Setup of job 2886:
Design part2, start of the top module:
module part2 (
    clear,
    clock,
    digit,
    digit_valid,
    end_of_line,
    total,
    line_result
);
Size: roughly 6600 cells after synthesis, roughly 420 flip-flops, about 120 I/O pins.
Settings: LEC_CHECK=0, CAP_MARGIN=20, CORE_MARGIN=9, CORE_UTILIZATION=40, MAX_ROUTING_LAYER=met4, SETUP_SLACK_MARGIN=1.67, SLEW_MARGIN=20; clock period 6.5 ns.
run.sh (not shown) runs the stock make flow with config.mk's settings and CLKGATE_MAP_FILE=.
[inputs] job 5842 vs job 2886
--- a/flow/config.mk
+++ b/flow/config.mk
@@ -9,2 +9,4 @@
-export CORE_MARGIN = 9
-export CORE_UTILIZATION = 40
+export CELL_PAD_IN_SITES_DETAIL_PLACEMENT = 0
+export CORE_MARGIN = 2
+export CORE_UTILIZATION = 70
+export CTS_CLUSTER_DIAMETER = 61
@@ -12 +14 @@
-export SETUP_SLACK_MARGIN = 1.67
+export MIN_ROUTING_LAYER = met1
==> flow/constraint.sdc <==
create_clock -name core_clock -period 5.5 [get_ports {clock}]
set_input_delay 1.1000 -clock core_clock [delete_from_list [all_inputs] [get_ports {clock}]]
set_output_delay 1.1000 -clock core_clock [all_outputs]
set_load 0.01 [all_outputs]
==> comparison <==
- Job 5842 never completed, since it errored out during clock tree synthesis.
- Job 5842 does better than job 2886 on chip area.
- As of job 5842, die width had fallen by more than a quarter compared to job 2886.
- Placement-stage cell area up 12% in job 5842 wrt job 2886
- Diff job 5842..job 2886 | synthesis area per yosys | unchanged
- From job 2886 to job 5842, cell count after synthesis did not move at all.
diff inputs: job 5842 => job 8551
--- a/flow/config.mk
+++ b/flow/config.mk
@@ -9 +8,0 @@
-export CELL_PAD_IN_SITES_DETAIL_PLACEMENT = 0
@@ -11,4 +10 @@
-export CORE_UTILIZATION = 70
-export CTS_CLUSTER_DIAMETER = 61
-export MAX_ROUTING_LAYER = met4
-export MIN_ROUTING_LAYER = met1
+export CORE_UTILIZATION = 12
==> flow/constraint.sdc <==
create_clock -name core_clock -period 9.4 [get_ports {clock}]
set_input_delay 1.8800 -clock core_clock [delete_from_list [all_inputs] [get_ports {clock}]]
set_output_delay 1.8800 -clock core_clock [all_outputs]
set_load 0.01 [all_outputs]
### Flow results
Job 5842: it failed with a tool error in clock tree synthesis, so there are no final results. Job 8551 did not stop at any stage, and its layout met the timing, DRC and antenna checks. Initial cell density of the core (higher): job 5842. Job 8551 — routability-driven placement congestion ratio 0.20 lower, job 5842 as reference. On area inside the core boundary, job 5842 beats job 8551. Between job 8551 and job 5842, it is job 8551 whose number of core rows is higher, by 142. Measured against each other, job 5842 and job 8551 differ in vertical extent of the die, the higher figure coming from job 8551. Re die size: job 5842 was lower than job 8551. Per the comparison of job 8551 with job 5842, minimum setup slack after placement picked up an extra 2380 ps; synthesized cell count comparable; HPWL reported at the end of detailed placement moved down.
Changes in job 2384 relative to job 8551:
--- a/flow/config.mk
+++ b/flow/config.mk
@@ -9,2 +9,3 @@
-export CORE_MARGIN = 2
-export CORE_UTILIZATION = 12
+export CORE_MARGIN = 9
+export CORE_UTILIZATION = 40
+export MAX_ROUTING_LAYER = met4
==> flow/constraint.sdc <==
create_clock -name core_clock -period 6.5 [get_ports {clock}]
set_input_delay 1.3000 -clock core_clock [delete_from_list [all_inputs] [get_ports {clock}]]
set_output_delay 1.3000 -clock core_clock [all_outputs]
set_load 0.01 [all_outputs]
Results
[compare] base=job 8551 new=job 2384: sequential cell area share ~0 delta, number of instances in the synthesized netlist held steady, final critical-path share of the clock period rose by 15 points, total power of the final layout rose by 62%, count of clock-buffer cells in the layout decreased by 4.1% relative to the old numbers.
From job 8551 to job 2384 the numbers moved as follows: worst setup slack decreased by 1460 ps relative to the old numbers; pin count of the biggest net entering global routing down 35; power in combinational cells went up; floorplan core density saw an increase.
Going from job 8551 to job 2384, wire length of the first global-routing pass grew by 1.1%, maximum vdd ir drop shrank by 0.074 mV.


## v13
Starting RTL as in the previous note.
export LEC_CHECK = 0
export ABC_AREA = 1
export CAP_MARGIN = 20
export CORE_MARGIN = 2
export CORE_UTILIZATION = 72
export CTS_CLUSTER_DIAMETER = 400
export CTS_CLUSTER_SIZE = 100
export HOLD_SLACK_MARGIN = 0.29
export PLACE_DENSITY = 0.39
export SETUP_SLACK_MARGIN = 1.05
export SLEW_MARGIN = 20
export TNS_END_PERCENT = 5
create_clock -name core_clock -period 4.39 [get_ports {clock}]
v13 never completed; the flow aborted with a tool error in global routing.
--- input diff v13..v36 ---
==> flow/config.mk <==
export PLATFORM = sky130hd
export DESIGN_NAME = part2
export DESIGN_NICKNAME = part2
export VERILOG_FILES = /design/flow/design.v
export SDC_FILE = /design/flow/constraint.sdc
export NUM_CORES = 4
export LEC_CHECK = 0
export CAP_MARGIN = 20
export CORE_MARGIN = 2
export CORE_UTILIZATION = 66
export MAX_ROUTING_LAYER = met4
export SLEW_MARGIN = 20
==> flow/constraint.sdc <==
create_clock -name core_clock -period 6.23 [get_ports {clock}]
set_input_delay 1.2460 -clock core_clock [delete_from_list [all_inputs] [get_ports {clock}]]
set_output_delay 1.2460 -clock core_clock [all_outputs]
set_load 0.01 [all_outputs]
==> comparison <==
Delta (v36 minus v13): fraction of the mapped netlist area in adder cells has increased, tally of unique sky130hd cells used after synthesis rose by about 70%, register area share after synthesis shows an increase of 1.6 points.
Core region area: v36 lower than v13
Completing all stages was not enough for v36: its layout failed the final checks because of negative setup slack.
Delta (v36 minus v13): synthesized cell count decreased by about 30% relative to the old numbers; initial standard-cell utilization of the core now smaller; total cell area at the placement stage -19%; count of H-tree levels built during CTS rose 1.
Going from v13 to v36, share of synthesized cell area in and-or and or-and compound cells grows by 8.3 points.
The following lists how v33 was set up differently from v36:
--- a/flow/config.mk
+++ b/flow/config.mk
@@ -9,4 +9,5 @@
 export CORE_MARGIN = 2
-export CORE_UTILIZATION = 66
+export CORE_UTILIZATION = 70
 export MAX_ROUTING_LAYER = met4
+export SETUP_SLACK_MARGIN = 1.8
 export SLEW_MARGIN = 20
==> comparison <==
Floorplan row count ends up lower on v33.
For the pre-CTS setup slack, v33 came in 0.15 ns higher than v36 did.
The final RePlAce weighted congestion in v36 is 1.06 times that in v33.
v33 failed in global routing with ODB-0269.
Against v36, total half-perimeter wirelength after legalization and detailed placement in v33 came out better.
On synthesized cell count, v33 and v36 are neck and neck.
Summary of v33 over v36: number of resized instances in the post-cts repair step shows an increase of about 800%; full die area shows a reduction of about 5.6%; x dimension of the die shows a reduction of 8.2 µm; initial cell density of the core shows an increase of 4.1 points.
#### Input delta (v49 over v33)
--- a/flow/config.mk
+++ b/flow/config.mk
@@ -9,5 +9,3 @@
 export CORE_MARGIN = 2
-export CORE_UTILIZATION = 70
-export MAX_ROUTING_LAYER = met4
-export SETUP_SLACK_MARGIN = 1.8
+export CORE_UTILIZATION = 40
 export SLEW_MARGIN = 20
==> flow/constraint.sdc <==
create_clock -name core_clock -period 6.5 [get_ports {clock}]
set_input_delay 1.3000 -clock core_clock [delete_from_list [all_inputs] [get_ports {clock}]]
set_output_delay 1.3000 -clock core_clock [all_outputs]
set_load 0.01 [all_outputs]
--- outcome ---
v49: full flow OK, the timing, DRC and antenna checks passed. Comparing v33 and v49, the higher overall chip area is on v49. Measured against v33, the number of cell rows of v49 comes out at 1.3 times the reference value. On effective utilization at floorplan: v49 sits below v33.


part2 again, from the RTL that the note above started with.
export LEC_CHECK = 0
export ABC_AREA = 1
export CAP_MARGIN = 20
export CORE_ASPECT_RATIO = 0.76
export CORE_MARGIN = 5
export CORE_UTILIZATION = 34
export CTS_CLUSTER_DIAMETER = 158
export GPL_ROUTABILITY_DRIVEN = 1
export MAX_ROUTING_LAYER = met4
export SLEW_MARGIN = 20
export TNS_END_PERCENT = 65
create_clock -name core_clock -period 5.9 [get_ports {clock}]
Edit:
Settings changed: CAP_MARGIN 20 to 10, CORE_ASPECT_RATIO 0.76 to unset, CORE_MARGIN 5 to 2, CORE_UTILIZATION 34 to 72, CTS_CLUSTER_DIAMETER 158 to unset, GPL_ROUTABILITY_DRIVEN 1 to unset, MAX_ROUTING_LAYER met4 to unset, TNS_END_PERCENT 65 to unset.
Clock period 5.9 ns to 8.05 ns, I/O delays scaled along.
Outcome: Sequential power is lower by a quarter to a third; hold slack gets worse by 0.013 ns; worst setup slack improved by 0.56 ns.
Edit:
Settings changed: CAP_MARGIN 10 to 20, CTS_CLUSTER_DIAMETER set to 400, CTS_CLUSTER_SIZE set to 10, PLACE_DENSITY set to 0.39, SETUP_SLACK_MARGIN set to 1.31, TNS_END_PERCENT set to 5.
Clock period 8.05 ns to 4.39 ns, I/O delays scaled along.
The new run ended with an error in global routing (5_1_grt).
Synthesized cell count is unchanged.
Area after synthesis does not change.
Die size does not change.
Edit:
Settings changed: CAP_MARGIN 20 to 10, CTS_CLUSTER_DIAMETER 400 to unset, CTS_CLUSTER_SIZE 10 to unset, PLACE_DENSITY 0.39 to 0.4, SETUP_SLACK_MARGIN 1.31 to 0.21, TNS_END_PERCENT 5 to unset.
Clock period 4.39 ns to 7.09 ns, I/O delays scaled along.
This time the run produced a clean layout.
Die area does not change.
Synthesized cell count stays the same.
Area after synthesis does not change.


Setup of run 1:
Starting RTL as in the previous note.
==> flow/design.v (excerpt) <==
module part2 (
    clear,
    clock,
    digit,
    digit_valid,
    end_of_line,
    total,
    line_result
);
Settings: LEC_CHECK=0, CAP_MARGIN=20, CELL_PAD_IN_SITES_DETAIL_PLACEMENT=0, CORE_MARGIN=2, CORE_UTILIZATION=66, CTS_CLUSTER_DIAMETER=61, CTS_CLUSTER_SIZE=34, MAX_ROUTING_LAYER=met4, MIN_ROUTING_LAYER=met1, SLEW_MARGIN=20, TNS_END_PERCENT=5; clock period 6.65 ns.
Input-level comparison between run 2 and run 1:
# run 1
export LEC_CHECK = 0
export CAP_MARGIN = 20
export CELL_PAD_IN_SITES_DETAIL_PLACEMENT = 0
export CORE_MARGIN = 2
export CORE_UTILIZATION = 66
export CTS_CLUSTER_DIAMETER = 61
export CTS_CLUSTER_SIZE = 34
export MAX_ROUTING_LAYER = met4
export MIN_ROUTING_LAYER = met1
export SLEW_MARGIN = 20
export TNS_END_PERCENT = 5
create_clock -name core_clock -period 6.65 [get_ports {clock}]
# run 2
export LEC_CHECK = 0
export CAP_MARGIN = 20
export CELL_PAD_IN_SITES_DETAIL_PLACEMENT = 0
export CORE_MARGIN = 2
export CORE_UTILIZATION = 66
export CTS_CLUSTER_DIAMETER = 61
export MAX_ROUTING_LAYER = met4
export MIN_ROUTING_LAYER = met1
export SETUP_SLACK_MARGIN = 1.14
export SLEW_MARGIN = 20
create_clock -name core_clock -period 6.65 [get_ports {clock}]
--- outcome ---
- Run 2 did not finish; the tool stopped in 5_1_grt with error ODB-0269.
- Any difference in post-place instance area between run 2 and run 1 is small enough to ignore.
- Number of cell rows of run 2 is on par with run 1.
- Run 2 and run 1 ended up with roughly the same cell count after synthesis.
> inputs changed (run 2 -> run 3)
# run 2
export LEC_CHECK = 0
export CAP_MARGIN = 20
export CELL_PAD_IN_SITES_DETAIL_PLACEMENT = 0
export CORE_MARGIN = 2
export CORE_UTILIZATION = 66
export CTS_CLUSTER_DIAMETER = 61
export MAX_ROUTING_LAYER = met4
export MIN_ROUTING_LAYER = met1
export SETUP_SLACK_MARGIN = 1.14
export SLEW_MARGIN = 20
create_clock -name core_clock -period 6.65 [get_ports {clock}]
# run 3
export LEC_CHECK = 0
export CAP_MARGIN = 20
export CELL_PAD_IN_SITES_DETAIL_PLACEMENT = 0
export CORE_MARGIN = 2
export CORE_UTILIZATION = 66
export CTS_CLUSTER_DIAMETER = 61
export MAX_ROUTING_LAYER = met4
export MIN_ROUTING_LAYER = met1
export SETUP_SLACK_MARGIN = -0.32
export SLEW_MARGIN = 20
create_clock -name core_clock -period 5.74 [get_ports {clock}]
- Finished, but not clean: run 3, with setup timing.
- Status: height of the die parity (run 2, run 3)
- Reported for run 3 and run 2, number of standard cells reported by yosys turned out identical to the last digit.
- Looking at post-CTS setup buffer count, run 3 sits 88% lower than run 2 does.
Changes in run 4 relative to run 3:
# run 3
export LEC_CHECK = 0
export CAP_MARGIN = 20
export CELL_PAD_IN_SITES_DETAIL_PLACEMENT = 0
export CORE_MARGIN = 2
export CORE_UTILIZATION = 66
export CTS_CLUSTER_DIAMETER = 61
export MAX_ROUTING_LAYER = met4
export MIN_ROUTING_LAYER = met1
export SETUP_SLACK_MARGIN = -0.32
export SLEW_MARGIN = 20
create_clock -name core_clock -period 5.74 [get_ports {clock}]
# run 4
export LEC_CHECK = 0
export CAP_MARGIN = 20
export CELL_PAD_IN_SITES_DETAIL_PLACEMENT = 0
export CORE_MARGIN = 2
export CORE_UTILIZATION = 57
export CTS_CLUSTER_DIAMETER = 61
export MAX_ROUTING_LAYER = met4
export MIN_ROUTING_LAYER = met1
export SLEW_MARGIN = 20
create_clock -name core_clock -period 6.65 [get_ports {clock}]
==> comparison <==
Every run in run 4 and run 3 closed cleanly, with the single exception of run 3. Although it ran to completion, run 3 produced a layout that fails the final checks because of setup timing. Of run 4 and run 3, the higher post-route cell area belongs to run 3. Taking run 3 as the reference, in run 4 met1 routing resource usage after global routing lower, setup slack higher, highest clock rate higher. Comparing run 3 with run 4, the clock input transition at the sequential cells of the worst setup and hold paths came out essentially unchanged. In the final design statistics, run 4 uses fewer standard cells in total than run 3.
No activity file was given, so power comes from the tool's default toggle rates.
